Design datapath, start of the top module:
module datapath(output [6:0] display, days, output [3:0] segment, output am, pm, dblink, Sound, Vcc_out, input Next, Up, SetTime, SetAlarm, Snooze, Stop, Mute, Clr, Clk_sys);
Size in the first run: about 220 flip-flops, about 32 I/O pins, roughly 14000 um2 of cells after synthesis.
clock: 6.68 ns
lec_check: 0
abc_area: 1
cap_margin: 20
cell_pad_in_sites_detail_placement: 2
cell_pad_in_sites_global_placement: 1
core_margin: 2
core_utilization: 40
cts_cluster_diameter: 46
cts_cluster_size: 63
gpl_routability_driven: 1
max_routing_layer: met4
min_routing_layer: met2
slew_margin: 20
run.sh (not shown) runs the stock make flow with config.mk's settings and CLKGATE_MAP_FILE=.
Change:
==> flow/config.mk (replaced) <==
export PLATFORM = sky130hd
export DESIGN_NAME = datapath
export DESIGN_NICKNAME = datapath
export VERILOG_FILES = /design/flow/design.v
export SDC_FILE = /design/flow/constraint.sdc
export NUM_CORES = 4
export LEC_CHECK = 0
export CAP_MARGIN = 20
export CELL_PAD_IN_SITES_GLOBAL_PLACEMENT = 1
export CORE_MARGIN = 2
export CORE_UTILIZATION = 40
export CTS_CLUSTER_SIZE = 70
export GPL_ROUTABILITY_DRIVEN = 0
export SLEW_MARGIN = 20
==> flow/constraint.sdc (replaced) <==
create_clock -name core_clock -period 20.0 [get_ports {Clk_sys}]
set_input_delay 4.0000 -clock core_clock [delete_from_list [all_inputs] [get_ports {Clk_sys}]]
set_output_delay 4.0000 -clock core_clock [all_outputs]
set_load 0.01 [all_outputs]
- routed wire length goes down by about 30%
- power goes down by about 70%
- cell area goes down by 4.7%
- setup slack gains 10000 ps
- sequential power goes down by 65%
- via count goes down by about 44%
Change:
==> flow/config.mk (replaced) <==
export PLATFORM = sky130hd
export DESIGN_NAME = datapath
export DESIGN_NICKNAME = datapath
export VERILOG_FILES = /design/flow/design.v
export SDC_FILE = /design/flow/constraint.sdc
export NUM_CORES = 4
export LEC_CHECK = 0
export ABC_AREA = 1
export CAP_MARGIN = 20
export CORE_MARGIN = 2
export CORE_UTILIZATION = 72
export SLEW_MARGIN = 20
==> flow/constraint.sdc (replaced) <==
create_clock -name core_clock -period 4.68 [get_ports {Clk_sys}]
set_input_delay 0.9360 -clock core_clock [delete_from_list [all_inputs] [get_ports {Clk_sys}]]
set_output_delay 0.9360 -clock core_clock [all_outputs]
set_load 0.01 [all_outputs]
Effect: Cell area stays flat. Critical path depth came out higher by 1. Global-route usage rises by 17 points. Count of clock-buffer cells in the layout went down by 10. Die area goes down by 42%. Utilization is higher by 35 points. Wire length went up by 3.0%. Register-to-register slack loses 16000 ps.
Change:
--- a/flow/config.mk
+++ b/flow/config.mk
@@ -8,5 +8,9 @@
 export ABC_AREA = 1
 export CAP_MARGIN = 20
+export CORE_ASPECT_RATIO = 1.42
 export CORE_MARGIN = 2
 export CORE_UTILIZATION = 72
+export CTS_CLUSTER_SIZE = 10
+export PLACE_DENSITY_LB_ADDON = 0.17
+export SETUP_SLACK_MARGIN = 1.38
 export SLEW_MARGIN = 20
What happened:
- routed wire length rises by 3.4%
- non-clock buffer count rises by 21
- via count rises by 1.6%
- final cell count hardly moves
- combinational power rises by 12%
- worst hold slack gets worse by 110 ps
- utilization rises by 1.2 points
- setup slack gets better by 610 ps
- sequential share of layout area falls by 0.55 points
- global-route usage rises by 1.7 points
- maximum frequency rises by 17%

========
Starting RTL as in the previous note.
==> flow/config.mk <==
export PLATFORM = sky130hd
export DESIGN_NAME = datapath
export DESIGN_NICKNAME = datapath
export VERILOG_FILES = /design/flow/design.v
export SDC_FILE = /design/flow/constraint.sdc
export NUM_CORES = 4
export LEC_CHECK = 0
export CAP_MARGIN = 0
export CORE_ASPECT_RATIO = 0.9
export CORE_MARGIN = 2
export CORE_UTILIZATION = 72
export CTS_CLUSTER_DIAMETER = 192
export CTS_CLUSTER_SIZE = 19
export MAX_ROUTING_LAYER = met4
export PLACE_DENSITY = 0.35
export SETUP_SLACK_MARGIN = 1.2
export SLEW_MARGIN = 20
export TNS_END_PERCENT = 5
==> flow/constraint.sdc <==
create_clock -name core_clock -period 4.68 [get_ports {Clk_sys}]
set_input_delay 0.9360 -clock core_clock [delete_from_list [all_inputs] [get_ports {Clk_sys}]]
set_output_delay 0.9360 -clock core_clock [all_outputs]
set_load 0.01 [all_outputs]
Rerun with:
Settings changed: CAP_MARGIN 0 to 40, CORE_ASPECT_RATIO 0.9 to unset, CTS_CLUSTER_DIAMETER 192 to unset, MAX_ROUTING_LAYER met4 to unset, PLACE_DENSITY 0.35 to unset, PLACE_DENSITY_LB_ADDON set to 0.28, SETUP_SLACK_MARGIN 1.2 to 0.51, TNS_END_PERCENT 5 to unset.
Core utilization increases by 1.6 points.
Register-to-register slack gets worse by 80 ps.
Power rises by roughly a tenth.
Hold slack barely changes.
Routed wire length is higher by a few percent.
Via count increases by a few percent.
Clock-buffer cell count increases by 15.
Setup slack degrades by 160 ps.
Synthesized area is unchanged.
Sequential power stays flat.
No activity file was given, so power comes from the tool's default toggle rates.
